run 1:
==> flow/design.v (excerpt) <==
module FFT(
    input                   clk,
    input                   rst_n,
    input                   valid_i,
    input signed [10:0]      x_r,
    output                  finish,
    output signed [16:0]    answer
);
Size: roughly 15000 cells after synthesis, about 2300 flip-flops, about 32 I/O pins, roughly 140000 um2 of cells after synthesis.
==> flow/config.mk <==
export PLATFORM = sky130hd
export DESIGN_NAME = FFT
export DESIGN_NICKNAME = FFT
export VERILOG_FILES = /design/flow/design.v
export SDC_FILE = /design/flow/constraint.sdc
export NUM_CORES = 4
export LEC_CHECK = 0
export ABC_AREA = 1
export CAP_MARGIN = 25
export CORE_ASPECT_RATIO = 0.62
export CORE_MARGIN = 5
export CORE_UTILIZATION = 46
export CTS_CLUSTER_DIAMETER = 59
export CTS_CLUSTER_SIZE = 39
export GPL_ROUTABILITY_DRIVEN = 0
export GPL_TIMING_DRIVEN = 1
export MAX_ROUTING_LAYER = met5
export MIN_ROUTING_LAYER = met2
export SETUP_SLACK_MARGIN = -0.21
export SLEW_MARGIN = 0
==> flow/constraint.sdc <==
create_clock -name core_clock -period 10.0 [get_ports {clk}]
set_input_delay 2.0000 -clock core_clock [delete_from_list [all_inputs] [get_ports {clk}]]
set_output_delay 2.0000 -clock core_clock [all_outputs]
set_load 0.01 [all_outputs]
run.sh (not shown) runs the stock make flow with config.mk's settings and CLKGATE_MAP_FILE=.
Status: run 1 FAILED at global routing (tool error)
#### Input delta (run 2 over run 1)
# run 1
export LEC_CHECK = 0
export ABC_AREA = 1
export CAP_MARGIN = 25
export CORE_ASPECT_RATIO = 0.62
export CORE_MARGIN = 5
export CORE_UTILIZATION = 46
export CTS_CLUSTER_DIAMETER = 59
export CTS_CLUSTER_SIZE = 39
export GPL_ROUTABILITY_DRIVEN = 0
export GPL_TIMING_DRIVEN = 1
export MAX_ROUTING_LAYER = met5
export MIN_ROUTING_LAYER = met2
export SETUP_SLACK_MARGIN = -0.21
export SLEW_MARGIN = 0
create_clock -name core_clock -period 10.0 [get_ports {clk}]
# run 2
export LEC_CHECK = 0
export ABC_AREA = 1
export CAP_MARGIN = 25
export CORE_ASPECT_RATIO = 0.62
export CORE_MARGIN = 5
export CORE_UTILIZATION = 70
export CTS_CLUSTER_DIAMETER = 59
export CTS_CLUSTER_SIZE = 39
export GPL_ROUTABILITY_DRIVEN = 0
export GPL_TIMING_DRIVEN = 1
export MAX_ROUTING_LAYER = met5
export MIN_ROUTING_LAYER = met2
export SETUP_SLACK_MARGIN = -0.21
export SLEW_MARGIN = 30
create_clock -name core_clock -period 10.0 [get_ports {clk}]
Findings:
FAIL run 2 @ global routing: tool exited with error. From run 1 to run 2, adder-cell share of the synthesized area did not move at all. Run 2 vs. run 1: floorplan net count flat, initial core utilization rose by 24 points, total die size went down, number of clock buffers inserted by TritonCTS fell by 30. Summary: area of the core, run 2 better than run 1. Looking at post-placement worst setup slack across run 2 and run 1, the one that comes out higher is run 1. Run 2 has chip height below what run 1 had. The final reports for run 2 and run 1 show number of H-tree branching levels lower in the former.
The following lists how run 3 was set up differently from run 2:
# run 2
export LEC_CHECK = 0
export ABC_AREA = 1
export CAP_MARGIN = 25
export CORE_ASPECT_RATIO = 0.62
export CORE_MARGIN = 5
export CORE_UTILIZATION = 70
export CTS_CLUSTER_DIAMETER = 59
export CTS_CLUSTER_SIZE = 39
export GPL_ROUTABILITY_DRIVEN = 0
export GPL_TIMING_DRIVEN = 1
export MAX_ROUTING_LAYER = met5
export MIN_ROUTING_LAYER = met2
export SETUP_SLACK_MARGIN = -0.21
export SLEW_MARGIN = 30
create_clock -name core_clock -period 10.0 [get_ports {clk}]
# run 3
export LEC_CHECK = 0
export ABC_AREA = 0
export CAP_MARGIN = 20
export CORE_MARGIN = 2
export CORE_UTILIZATION = 70
export CTS_CLUSTER_SIZE = 30
export GPL_ROUTABILITY_DRIVEN = 0
export MIN_ROUTING_LAYER = met1
export PLACE_DENSITY_LB_ADDON = 0.03
export SETUP_SLACK_MARGIN = 0.11
export SLEW_MARGIN = 40
create_clock -name core_clock -period 6.75 [get_ports {clk}]
[summary]
No crash in run 3: every stage finished, but the layout fails its final checks due to setup timing. [run 3] pre-CTS worst setup slack fell 2.61 ns relative to run 2. Diff run 2 -> run 3 | number of CTS-inserted buffers | up by more than half. Total half-perimeter wirelength after legalization and detailed placement: run 3 better than run 2. Of run 3 and run 2, the run reporting the higher average cell area after synthesis was run 3. Going from run 2 to run 3, die area down about 6%; post-synthesis share of cell area spent on xor and xnor gates up 2.1 points; netlist area before placement down 3.2%; synthesized instance count down 2271. Total number of H-tree levels (run 3 over run 2): increase, 1. The mux contribution to synthesized area number comes out lower for run 2 vs run 3.
The inputs of run 4 differ from those of run 3 as listed below.
# run 3
export LEC_CHECK = 0
export ABC_AREA = 0
export CAP_MARGIN = 20
export CORE_MARGIN = 2
export CORE_UTILIZATION = 70
export CTS_CLUSTER_SIZE = 30
export GPL_ROUTABILITY_DRIVEN = 0
export MIN_ROUTING_LAYER = met1
export PLACE_DENSITY_LB_ADDON = 0.03
export SETUP_SLACK_MARGIN = 0.11
export SLEW_MARGIN = 40
create_clock -name core_clock -period 6.75 [get_ports {clk}]
# run 4
export LEC_CHECK = 0
export CAP_MARGIN = 20
export CORE_MARGIN = 2
export CORE_UTILIZATION = 40
export SLEW_MARGIN = 20
create_clock -name core_clock -period 4.88 [get_ports {clk}]
Notes after the runs:
- The cell leakage power in run 4 is 1.05 times that in run 3.
- | fraction of area in registers | higher: run 3 |
- On vias after detailed routing: between run 4 and run 3, it ends up higher for run 3.
- Going from run 3 to run 4, area used by multi-input combinational logic now larger; overall power went up about 40%.
- In run 4 the implementation completed, yet the final layout does not meet the checks, the culprit being setup timing.
- Summary: with run 3 as the reference, power density normalized to cell area in run 4 moved up by more than a quarter.
- Run 4 vs. run 3: number of violations reported at the end of detailed-routing iteration 0 went down by about 33%.
- Compare run 4 and run 3 | worst setup slack lower: run 4
- Run 4 vs run 3: number of logic stages on the critical path including buffering up by a few percent

---

FFT again, from the RTL that the note above started with.
Design FFT, start of the top module:
module FFT(
    input                   clk,
    input                   rst_n,
    input                   valid_i,
    input signed [10:0]      x_r,
    output                  finish,
    output signed [16:0]    answer
);
export LEC_CHECK = 0
export ABC_AREA = 1
export CAP_MARGIN = 0
export CELL_PAD_IN_SITES_GLOBAL_PLACEMENT = 2
export CORE_MARGIN = 2
export CORE_UTILIZATION = 42
export CTS_CLUSTER_DIAMETER = 110
export GPL_ROUTABILITY_DRIVEN = 0
export GPL_TIMING_DRIVEN = 0
export MIN_ROUTING_LAYER = met2
export PLACE_DENSITY_LB_ADDON = 0.03
export SETUP_SLACK_MARGIN = 0.11
export SLEW_MARGIN = 40
create_clock -name core_clock -period 5.0 [get_ports {clk}]
The baseline failed in global routing (5_1_grt), error GRT-0116.
Change:
Settings changed: ABC_AREA 1 to not set, CAP_MARGIN 0 to 20, CELL_PAD_IN_SITES_GLOBAL_PLACEMENT 2 to not set, CORE_ASPECT_RATIO set to 0.71, CORE_UTILIZATION 42 to 70, CTS_CLUSTER_DIAMETER 110 to not set, CTS_CLUSTER_SIZE set to 35, GPL_ROUTABILITY_DRIVEN 0 to not set, GPL_TIMING_DRIVEN 0 to not set, MIN_ROUTING_LAYER met2 to not set, PLACE_DENSITY_LB_ADDON 0.03 to not set, SETUP_SLACK_MARGIN 0.11 to not set, SLEW_MARGIN 40 to 20.
Clock period 5.0 ns to 5.9 ns, I/O delays scaled along.
The new run ran to the end with violations: negative setup slack.
Synthesized cell count decreases by 15%.
Die area decreases by 42%.
Synthesized area decreases by 3.2%.
Change:
Settings changed: CORE_ASPECT_RATIO 0.71 to not set, CORE_UTILIZATION 70 to 40, CTS_CLUSTER_DIAMETER set to 97, CTS_CLUSTER_SIZE 35 to not set, MAX_ROUTING_LAYER set to met4, SLEW_MARGIN 20 to 5.
Clock period 5.9 ns to 10.0 ns, I/O delays scaled along.
With this change the flow finished clean.
Clock skew is about the same.
Die area is higher by about 70%.
Final area falls by about 6.5%.
Worst hold slack improved by 0.024 ns.
Total power shrinks by about 40%.
Sequential power goes down by 41%.
Change:
Settings changed: CELL_PAD_IN_SITES_GLOBAL_PLACEMENT set to 1, CORE_UTILIZATION 40 to 22, CTS_CLUSTER_DIAMETER 97 to not set, GPL_ROUTABILITY_DRIVEN set to 1, MAX_ROUTING_LAYER met4 to not set, MIN_ROUTING_LAYER set to met2, PLACE_DENSITY set to 0.36, SLEW_MARGIN 5 to 35.
Clock period 10.0 ns to 15.0 ns, I/O delays scaled along.
Outcome:
- area after synthesis stays the same
- non-clock buffer count rose by 79
- cell count goes up by 23%

---

## job 655
FFT again, from the RTL that the note above started with.
Settings: LEC_CHECK=0, ABC_AREA=0, CAP_MARGIN=20, CORE_MARGIN=2, CORE_UTILIZATION=70, CTS_CLUSTER_SIZE=14, GPL_ROUTABILITY_DRIVEN=0, MIN_ROUTING_LAYER=met1, PLACE_DENSITY_LB_ADDON=0.03, SETUP_SLACK_MARGIN=0.11, SLEW_MARGIN=40; clock period 6.72 ns.
STATUS run=job 655 STAGES=ALL_DONE FINAL_CHECKS=FAILED CAUSE=negative setup slack
#### Input delta (job 9324 over job 655)
# job 655
export LEC_CHECK = 0
export ABC_AREA = 0
export CAP_MARGIN = 20
export CORE_MARGIN = 2
export CORE_UTILIZATION = 70
export CTS_CLUSTER_SIZE = 14
export GPL_ROUTABILITY_DRIVEN = 0
export MIN_ROUTING_LAYER = met1
export PLACE_DENSITY_LB_ADDON = 0.03
export SETUP_SLACK_MARGIN = 0.11
export SLEW_MARGIN = 40
create_clock -name core_clock -period 6.72 [get_ports {clk}]
# job 9324
export LEC_CHECK = 0
export CAP_MARGIN = 20
export CORE_MARGIN = 2
export CORE_UTILIZATION = 65
export SLEW_MARGIN = 20
create_clock -name core_clock -period 5.13 [get_ports {clk}]
==> results <==
Finished, but not clean: job 9324, with negative setup slack. Setup slack: job 9324 less than job 655. Reported for job 655 and job 9324, antenna violation net count after detailed routing turned out identical to the last digit. Relative to job 655, the met3 wire length measured on job 9324 has decreased by a little under 10%. As of job 9324, overall die area had risen by a little under 10% compared to job 655. ~same sequential cell area in job 655 and job 9324.
Inputs modified between job 9324 and job 2811:
# job 9324
export LEC_CHECK = 0
export CAP_MARGIN = 20
export CORE_MARGIN = 2
export CORE_UTILIZATION = 65
export SLEW_MARGIN = 20
create_clock -name core_clock -period 5.13 [get_ports {clk}]
# job 2811
export LEC_CHECK = 0
export CAP_MARGIN = 40
export CORE_MARGIN = 2
export CORE_UTILIZATION = 70
export CTS_CLUSTER_DIAMETER = 289
export CTS_CLUSTER_SIZE = 19
export SLEW_MARGIN = 20
create_clock -name core_clock -period 6.41 [get_ports {clk}]
[summary]
The final report for job 2811 shows a completed flow and a layout that fails verification, specifically negative setup slack.
Job 2811 vs job 9324: met3 capacity usage during global routing up
Multi-input gate share of total cell area in job 2811 is 1.5 points higher than in job 9324
Est. power | job 2811 vs job 9324 | job 2811 lower
Global-route wire length before repair: job 2811 vs job 9324 down about 2.2%
In the tables for job 9324 and job 2811, combinational cell fraction of total power reads higher with job 2811.
Looking only at final worst setup slack, and setting everything else aside, the lower value of job 9324 and job 2811 goes to job 9324.
Power figures rest on the tool's default switching activity, not on a simulated workload.
